build 89:
// attitude_estimation
module attitude_estimation(
    input clk,
    input reset,
    output SCLK,
    output MOSI,
    input  MISO_G,
    output SS_G,
    input  MISO_A,
    output SS_A,
    output [15:0] gyro_x,
    output [15:0] gyro_y,
    output [15:0] accl_x,
    output [15:0] accl_y,
    output [15:0] accl_z
    );
export LEC_CHECK = 0
export ABC_AREA = 0
export CAP_MARGIN = 20
export CORE_ASPECT_RATIO = 1.04
export CORE_MARGIN = 2
export CORE_UTILIZATION = 70
export GPL_ROUTABILITY_DRIVEN = 1
export GPL_TIMING_DRIVEN = 1
export MAX_ROUTING_LAYER = met4
export SLEW_MARGIN = 20
export TNS_END_PERCENT = 40
create_clock -name core_clock -period 15.1 [get_ports {clk}]
run.sh (not shown) runs the stock make flow with config.mk's settings and CLKGATE_MAP_FILE=.
Build 89 finished every stage and its layout cleared the timing, DRC and antenna checks.
## Diff of input files: build 68 against build 89
- MAX_ROUTING_LAYER no longer set, was met4
- ABC_AREA no longer set, was 0
- PLACE_DENSITY_LB_ADDON now 0.0, previously not set
- CORE_ASPECT_RATIO no longer set, was 1.04
- TNS_END_PERCENT no longer set, was 40
- GPL_TIMING_DRIVEN no longer set, was 1
- GPL_ROUTABILITY_DRIVEN no longer set, was 1
- the clock period (ns, I/O delays scaled along) now 11.0, was 15.1
### Flow results
The flow for build 68 finished, though final verification flagged setup timing.
Share of cell area taken by flip-flops and latches (higher): build 89
Relative to build 89, the final design instance area without fill of build 68 is higher by about 20%.
Compared with build 89, build 68 shows core utilization higher by 15 points.
For build 88, these inputs were changed with respect to build 68:
- swapping 70 for 26 in CORE_UTILIZATION
- clearing PLACE_DENSITY_LB_ADDON, which used to be 0.0
- swapping 11.0 for 14.6 in the clock period (ns, I/O delays scaled along)
Results
Build 88: flow completed, timing, DRC and antenna clean. Looking at worst hold slack across build 68 and build 88, the one that comes out higher is build 68. Going from build 68 to build 88, largest net degree at the start of global routing fell 23%, setup TNS after final layout went up by 20890 ps, effective utilization at floorplan saw a decrease. Compared to build 68, build 88 shows a wider setup margin. Across both runs, area of all placed cells without fillers was lower for build 88 than for build 68. As far as multiplexer share of the synthesized area goes, build 68 and build 88 are indistinguishable; the numbers are identical. Taking build 88 over build 68, the total area of multi-input combinational cells ratio works out to 0.919. Between build 68 and build 88, the combinational share of power figures differ only marginally. Build 88 vs build 68 — global-route usage dropped 23 points. Measured against each other, build 68 and build 88 differ in relative area of non-clock buffer cells in the final design, the higher figure coming from build 68.

* * *

attitude_estimation again, from the RTL that the note above started with.
==> flow/config.mk <==
export PLATFORM = sky130hd
export DESIGN_NAME = attitude_estimation
export DESIGN_NICKNAME = attitude_estimation
export VERILOG_FILES = /design/flow/design.v
export SDC_FILE = /design/flow/constraint.sdc
export NUM_CORES = 4
export LEC_CHECK = 0
export CAP_MARGIN = 20
export CELL_PAD_IN_SITES_GLOBAL_PLACEMENT = 2
export CORE_ASPECT_RATIO = 0.95
export CORE_MARGIN = 7
export CORE_UTILIZATION = 65
export CTS_CLUSTER_DIAMETER = 21
export CTS_CLUSTER_SIZE = 31
export GPL_ROUTABILITY_DRIVEN = 0
export GPL_TIMING_DRIVEN = 1
export HOLD_SLACK_MARGIN = 0.22
export MIN_ROUTING_LAYER = met2
export PLACE_DENSITY_LB_ADDON = 0.0
export SETUP_SLACK_MARGIN = 2.77
export SLEW_MARGIN = 35
==> flow/constraint.sdc <==
create_clock -name core_clock -period 16.0 [get_ports {clk}]
set_input_delay 3.2000 -clock core_clock [delete_from_list [all_inputs] [get_ports {clk}]]
set_output_delay 3.2000 -clock core_clock [all_outputs]
set_load 0.01 [all_outputs]
The starting point did not get past global placement without I/O.
Edit:
==> flow/config.mk (replaced) <==
export PLATFORM = sky130hd
export DESIGN_NAME = attitude_estimation
export DESIGN_NICKNAME = attitude_estimation
export VERILOG_FILES = /design/flow/design.v
export SDC_FILE = /design/flow/constraint.sdc
export NUM_CORES = 4
export LEC_CHECK = 0
export CAP_MARGIN = 20
export CORE_MARGIN = 2
export CORE_UTILIZATION = 65
export MAX_ROUTING_LAYER = met4
export SLEW_MARGIN = 20
==> flow/constraint.sdc (replaced) <==
create_clock -name core_clock -period 10.8 [get_ports {clk}]
set_input_delay 2.1600 -clock core_clock [delete_from_list [all_inputs] [get_ports {clk}]]
set_output_delay 2.1600 -clock core_clock [all_outputs]
set_load 0.01 [all_outputs]
Now the flow finished but failed the layout checks on negative setup slack.
Synthesized area stays the same.
Die area falls by 7.5%.
Synthesized cell count is unchanged.
Edit:
--- a/flow/config.mk
+++ b/flow/config.mk
@@ -9,4 +9,3 @@
 export CORE_MARGIN = 2
-export CORE_UTILIZATION = 65
-export MAX_ROUTING_LAYER = met4
+export CORE_UTILIZATION = 40
 export SLEW_MARGIN = 20
==> flow/constraint.sdc (replaced) <==
create_clock -name core_clock -period 14.6 [get_ports {clk}]
set_input_delay 2.9200 -clock core_clock [delete_from_list [all_inputs] [get_ports {clk}]]
set_output_delay 2.9200 -clock core_clock [all_outputs]
set_load 0.01 [all_outputs]
Now the flow went through all stages and came out clean.
Flip-flop count stays the same.
Total power decreases by 27%.
Area after synthesis stays the same.
Worst setup slack improved by 1.5 ns.
Routed wire length came out lower by 10%.
Sequential share of layout area climbs by 1.5 points.
First-iteration DRC count goes down by 28%.
Critical path depth went down by 2.
Die size goes up by 61%.
Design area came out lower by 14%.
Register-to-register slack gains 1.5 ns.
Edit:
--- a/flow/config.mk
+++ b/flow/config.mk
@@ -7,5 +7,8 @@
 export LEC_CHECK = 0
+export ABC_AREA = 1
 export CAP_MARGIN = 20
 export CORE_MARGIN = 2
-export CORE_UTILIZATION = 40
+export CORE_UTILIZATION = 70
+export CTS_CLUSTER_DIAMETER = 206
+export PLACE_DENSITY_LB_ADDON = 0.01
 export SLEW_MARGIN = 20
==> flow/constraint.sdc (replaced) <==
create_clock -name core_clock -period 10.9 [get_ports {clk}]
set_input_delay 2.1800 -clock core_clock [delete_from_list [all_inputs] [get_ports {clk}]]
set_output_delay 2.1800 -clock core_clock [all_outputs]
set_load 0.01 [all_outputs]
Routed wire length rises by 24%.
Global-route usage came out higher by 17 points.
Area after synthesis went up by 7.5%.
Via count is higher by 26%.
Setup slack is worse by 0.56 ns.
Sequential power grows by 35%.
Clock power rises by 39%.
Die area decreases by 38%.
Worst hold slack degrades by 0.019 ns.

* * *

== run 1 ==
Starting RTL as in the previous note.
export LEC_CHECK = 0
export ABC_AREA = 0
export CAP_MARGIN = 20
export CORE_MARGIN = 2
export CORE_UTILIZATION = 72
export GPL_ROUTABILITY_DRIVEN = 1
export GPL_TIMING_DRIVEN = 1
export MAX_ROUTING_LAYER = met4
export PLACE_DENSITY_LB_ADDON = 0.0
export SLEW_MARGIN = 20
export TNS_END_PERCENT = 40
create_clock -name core_clock -period 11.2 [get_ports {clk}]
Run 1: all stages done; final checks FAILED (negative setup slack).
For run 2, these inputs were changed with respect to run 1:
# run 1
export LEC_CHECK = 0
export ABC_AREA = 0
export CAP_MARGIN = 20
export CORE_MARGIN = 2
export CORE_UTILIZATION = 72
export GPL_ROUTABILITY_DRIVEN = 1
export GPL_TIMING_DRIVEN = 1
export MAX_ROUTING_LAYER = met4
export PLACE_DENSITY_LB_ADDON = 0.0
export SLEW_MARGIN = 20
export TNS_END_PERCENT = 40
create_clock -name core_clock -period 11.2 [get_ports {clk}]
# run 2
export LEC_CHECK = 0
export ABC_AREA = 0
export CAP_MARGIN = 20
export CORE_MARGIN = 2
export CORE_UTILIZATION = 58
export GPL_ROUTABILITY_DRIVEN = 1
export GPL_TIMING_DRIVEN = 1
export MAX_ROUTING_LAYER = met4
export SETUP_SLACK_MARGIN = 2.38
export SLEW_MARGIN = 20
export TNS_END_PERCENT = 5
create_clock -name core_clock -period 9.39 [get_ports {clk}]
--- outcome ---
Run 2 vs run 1 — non-clock buffer count climbed by more than 100%. | run 2 | all stages done | FAIL | negative setup slack |. In the tables for run 2 and run 1, first-pass GRT wire length reads higher with run 2. Status: clock transition time at the flip-flop clock pins of the worst setup and hold paths parity (run 2, run 1). In the flow results for run 2 and run 1, the post-CTS setup buffer count is smaller on run 2. Re final net count: run 2 is about 12% up on run 1. Compared run 2 vs run 1, and power is up in run 2. Compared with run 1, run 2 shows a higher switching power of the nets.
## Diff of input files: run 3 against run 2
# run 2
export LEC_CHECK = 0
export ABC_AREA = 0
export CAP_MARGIN = 20
export CORE_MARGIN = 2
export CORE_UTILIZATION = 58
export GPL_ROUTABILITY_DRIVEN = 1
export GPL_TIMING_DRIVEN = 1
export MAX_ROUTING_LAYER = met4
export SETUP_SLACK_MARGIN = 2.38
export SLEW_MARGIN = 20
export TNS_END_PERCENT = 5
create_clock -name core_clock -period 9.39 [get_ports {clk}]
# run 3
export LEC_CHECK = 0
export CAP_MARGIN = 20
export CORE_MARGIN = 2
export CORE_UTILIZATION = 40
export SLEW_MARGIN = 20
create_clock -name core_clock -period 16.0 [get_ports {clk}]
## What came out
Run 3: full flow OK, the timing, DRC and antenna checks passed
In the reports for run 2 and run 3, the smaller number of buffers and inverters on the critical path belongs to run 3.
Run 3: worst setup slack after layout higher than run 2
Via count: run 3 < run 2
Inputs modified between run 3 and run 4:
# run 3
export LEC_CHECK = 0
export CAP_MARGIN = 20
export CORE_MARGIN = 2
export CORE_UTILIZATION = 40
export SLEW_MARGIN = 20
create_clock -name core_clock -period 16.0 [get_ports {clk}]
# run 4
export LEC_CHECK = 0
export CAP_MARGIN = 20
export CORE_ASPECT_RATIO = 1.21
export CORE_MARGIN = 2
export CORE_UTILIZATION = 65
export CTS_CLUSTER_SIZE = 12
export GPL_ROUTABILITY_DRIVEN = 1
export GPL_TIMING_DRIVEN = 1
export MIN_ROUTING_LAYER = met2
export PLACE_DENSITY_LB_ADDON = 0.0
export SLEW_MARGIN = 20
create_clock -name core_clock -period 16.0 [get_ports {clk}]
==> results <==
Compared with run 3, run 4 shows first-pass GRT wire length that has gone down by a few percent. For the post-detailed-placement half-perimeter wirelength, run 4 came in 5.7 mm lower than run 3 did. DRC violation total after the first TritonRoute iteration ends up lower on run 3. Between run 4 and run 3, it is run 4 whose post-layout period usage of the worst path is higher, by 0.21 points. Setup slack in run 4 is smaller than in run 3. When the final numbers for run 3 and run 4 were put side by side, the cell area turned out to be smaller in run 4.

* * *

== trial 10 ==
attitude_estimation again, from the RTL that the note above started with.
export LEC_CHECK = 0
export ABC_AREA = 0
export CAP_MARGIN = 20
export CORE_MARGIN = 2
export CORE_UTILIZATION = 70
export GPL_ROUTABILITY_DRIVEN = 1
export GPL_TIMING_DRIVEN = 1
export MAX_ROUTING_LAYER = met4
export PLACE_DENSITY_LB_ADDON = 0.0
export SLEW_MARGIN = 20
export TNS_END_PERCENT = 40
create_clock -name core_clock -period 11.4 [get_ports {clk}]
Layout checks on trial 10: not met. Flow itself completed; violations: setup timing.
[inputs] trial 70 vs trial 10
# trial 10
export LEC_CHECK = 0
export ABC_AREA = 0
export CAP_MARGIN = 20
export CORE_MARGIN = 2
export CORE_UTILIZATION = 70
export GPL_ROUTABILITY_DRIVEN = 1
export GPL_TIMING_DRIVEN = 1
export MAX_ROUTING_LAYER = met4
export PLACE_DENSITY_LB_ADDON = 0.0
export SLEW_MARGIN = 20
export TNS_END_PERCENT = 40
create_clock -name core_clock -period 11.4 [get_ports {clk}]
# trial 70
export LEC_CHECK = 0
export ABC_AREA = 0
export CAP_MARGIN = 20
export CELL_PAD_IN_SITES_DETAIL_PLACEMENT = 2
export CORE_ASPECT_RATIO = 1.18
export CORE_MARGIN = 2
export CORE_UTILIZATION = 41
export CTS_CLUSTER_SIZE = 82
export GPL_ROUTABILITY_DRIVEN = 1
export GPL_TIMING_DRIVEN = 1
export HOLD_SLACK_MARGIN = 0.22
export MAX_ROUTING_LAYER = met4
export SLEW_MARGIN = 20
export TNS_END_PERCENT = 40
create_clock -name core_clock -period 10.2 [get_ports {clk}]
- Trial 70 never completed; the flow aborted with a tool error in detailed placement (3_5_place_dp).
- Summary: with trial 10 as the reference, die outline area in trial 70 moved up by more than half.
- In trial 70 relative to trial 10, height of the die had gone up by more than a quarter.
- Compared with trial 10, trial 70 shows a x dimension of the die that is 49 µm higher.
- What trial 70 reported for area of the core region has to be multiplied by 0.58 to get the figure for trial 10.

* * *

== v22 ==
attitude_estimation again, from the RTL that the note above started with.
make LEC_CHECK=0 ABC_AREA=1 CAP_MARGIN=15 CELL_PAD_IN_SITES_DETAIL_PLACEMENT=1 CELL_PAD_IN_SITES_GLOBAL_PLACEMENT=1 CORE_ASPECT_RATIO=0.6 CORE_MARGIN=2 CORE_UTILIZATION=40 GPL_ROUTABILITY_DRIVEN=0 PLACE_DENSITY=0.87 SLEW_MARGIN=5 TNS_END_PERCENT=20 finish   # period 9.66 ns
In the summary table, v22 is marked failed, with error GRT-0232 raised in global routing (5_1_grt).
Relative to v22, the following input files were edited for v19:
==> flow/config.mk <==
export PLATFORM = sky130hd
export DESIGN_NAME = attitude_estimation
export DESIGN_NICKNAME = attitude_estimation
export VERILOG_FILES = /design/flow/design.v
export SDC_FILE = /design/flow/constraint.sdc
export NUM_CORES = 4
export LEC_CHECK = 0
export ABC_AREA = 1
export CAP_MARGIN = 15
export CORE_MARGIN = 2
export CORE_UTILIZATION = 72
export CTS_CLUSTER_DIAMETER = 87
export PLACE_DENSITY = 0.36
export SLEW_MARGIN = 20
==> flow/constraint.sdc <==
create_clock -name core_clock -period 11.4 [get_ports {clk}]
set_input_delay 2.2800 -clock core_clock [delete_from_list [all_inputs] [get_ports {clk}]]
set_output_delay 2.2800 -clock core_clock [all_outputs]
set_load 0.01 [all_outputs]
Notes after the runs:
Lower die area goes to v19 over v22. Number of synthesized flops with an enable pin: v19 vs v22 identical. Relative to v22, area of the placeable core has decreased by 45% in v19. Going from v22 to v19, detailed placer's ending HPWL went down by 41%; site row count went down by about 4.3%; x dimension of the die went down by about 40%; total instance count after detailed placement went down by 1649. The flow did not stop early for v19: all stages ran, and the layout cleared the timing, DRC and antenna checks.
The inputs of v44 differ from those of v19 as listed below.
-- flow/config.mk --
<<< v19, line 7
export LEC_CHECK = 0
export ABC_AREA = 1
export CAP_MARGIN = 15
export CORE_MARGIN = 2
export CORE_UTILIZATION = 72
export CTS_CLUSTER_DIAMETER = 87
export PLACE_DENSITY = 0.36
export SLEW_MARGIN = 20
>>> v44, line 7
export LEC_CHECK = 0
export CAP_MARGIN = 20
export CORE_MARGIN = 2
export CORE_UTILIZATION = 72
export SETUP_SLACK_MARGIN = 1.36
export SLEW_MARGIN = 20
==> flow/constraint.sdc <==
create_clock -name core_clock -period 5.42 [get_ports {clk}]
set_input_delay 1.0840 -clock core_clock [delete_from_list [all_inputs] [get_ports {clk}]]
set_output_delay 1.0840 -clock core_clock [all_outputs]
set_load 0.01 [all_outputs]
==> results <==
Flow for v44 halted at clock tree synthesis (4_1_cts), error code DPL-0038. Re horizontal die size: v44 is about 3.5% down on v19. Floorplan die height for v44 is lower than for v19. Summary — synthesized cell count, v44 relative to v19: lower, by 24%. v44 against v19: mean instance size in the synthesized netlist picked up an extra 1.6 um2; post-synthesis instance area saw a decrease.
Here is what was changed in the inputs of v52 compared with v44.
-- flow/config.mk --
<<< v44, line 7
export LEC_CHECK = 0
export CAP_MARGIN = 20
>>> v52, line 7
export LEC_CHECK = 0
export ABC_AREA = 1
export CAP_MARGIN = 20
<<< v44, line 10
export CORE_UTILIZATION = 72
export SETUP_SLACK_MARGIN = 1.36
export SLEW_MARGIN = 20
>>> v52, line 11
export CORE_UTILIZATION = 72
export CTS_CLUSTER_DIAMETER = 384
export SETUP_SLACK_MARGIN = 0.76
export SLEW_MARGIN = 20
==> flow/constraint.sdc <==
create_clock -name core_clock -period 6.19 [get_ports {clk}]
set_input_delay 1.2380 -clock core_clock [delete_from_list [all_inputs] [get_ports {clk}]]
set_output_delay 1.2380 -clock core_clock [all_outputs]
set_load 0.01 [all_outputs]
### Flow results
v52 did not make it past clock tree synthesis (4_1_cts), where a tool error ended it. Lower cell count in the Yosys report was reported by v44, not v52. Compared to v44, v52 was floorplanned on a bigger die. v52 vs v44 — mean post-synth cell area dropped by more than 10%. Going from v44 to v52, count of standard-cell rows went up, Yosys chip area increased by 3000 um2 relative to the old numbers, effective utilization at floorplan stayed essentially flat.
Setup changes, v52 to v8
-- flow/config.mk --
<<< v52, line 12
export CTS_CLUSTER_DIAMETER = 384
export SETUP_SLACK_MARGIN = 0.76
export SLEW_MARGIN = 20
>>> v8, line 12
export CTS_CLUSTER_DIAMETER = 384
export CTS_CLUSTER_SIZE = 98
export SETUP_SLACK_MARGIN = 1.11
export SLEW_MARGIN = 20
--- outcome ---
- v8: aborted in clock tree synthesis (4_1_cts) (tool error)
- From v8 to v52, cell area after placement did not move at all.
- Number of placed cells counting well taps essentially unchanged between v52 and v8.
- Changes observed in v8 relative to v52: worst-case setup slack after placement comparable, simple-gate share of the synthesized area comparable.
#### Input delta (v21 over v8)
==> flow/config.mk <==
export PLATFORM = sky130hd
export DESIGN_NAME = attitude_estimation
export DESIGN_NICKNAME = attitude_estimation
export VERILOG_FILES = /design/flow/design.v
export SDC_FILE = /design/flow/constraint.sdc
export NUM_CORES = 4
export LEC_CHECK = 0
export CAP_MARGIN = 15
export CORE_MARGIN = 2
export CORE_UTILIZATION = 72
export PLACE_DENSITY = 0.36
export SLEW_MARGIN = 20
==> flow/constraint.sdc <==
create_clock -name core_clock -period 10.8 [get_ports {clk}]
set_input_delay 2.1600 -clock core_clock [delete_from_list [all_inputs] [get_ports {clk}]]
set_output_delay 2.1600 -clock core_clock [all_outputs]
set_load 0.01 [all_outputs]
--- outcome ---
Sort v21 and v8 by fraction of the yosys area taken by sequential cells, ascending, and v8 comes first. From v8 to v21 the numbers moved as follows: initial standard-cell utilization of the core closely matched the old numbers; chip area from the yosys synthesis statistics decreased by 7.0% relative to the old numbers; total cell area at the placement stage decreased by 19% relative to the old numbers. Number of storage elements in the synthesis netlist came out exactly the same in v21 and v8. What the final checks of v21 revealed, after a flow that finished every stage, was a layout that fails on setup timing. Between v8 and v21, the flow reports number of distinct library cells after synthesis increasing by more than a quarter. The average cell area after synthesis of v21 exceeds that of v8 by about 22%. Taking v8 as the reference, in v21 count of input and output buffers did not really move; mapped cell area fell 7.0%; core box area went down 6.8%.
Power is estimated from default activity; no workload was simulated.
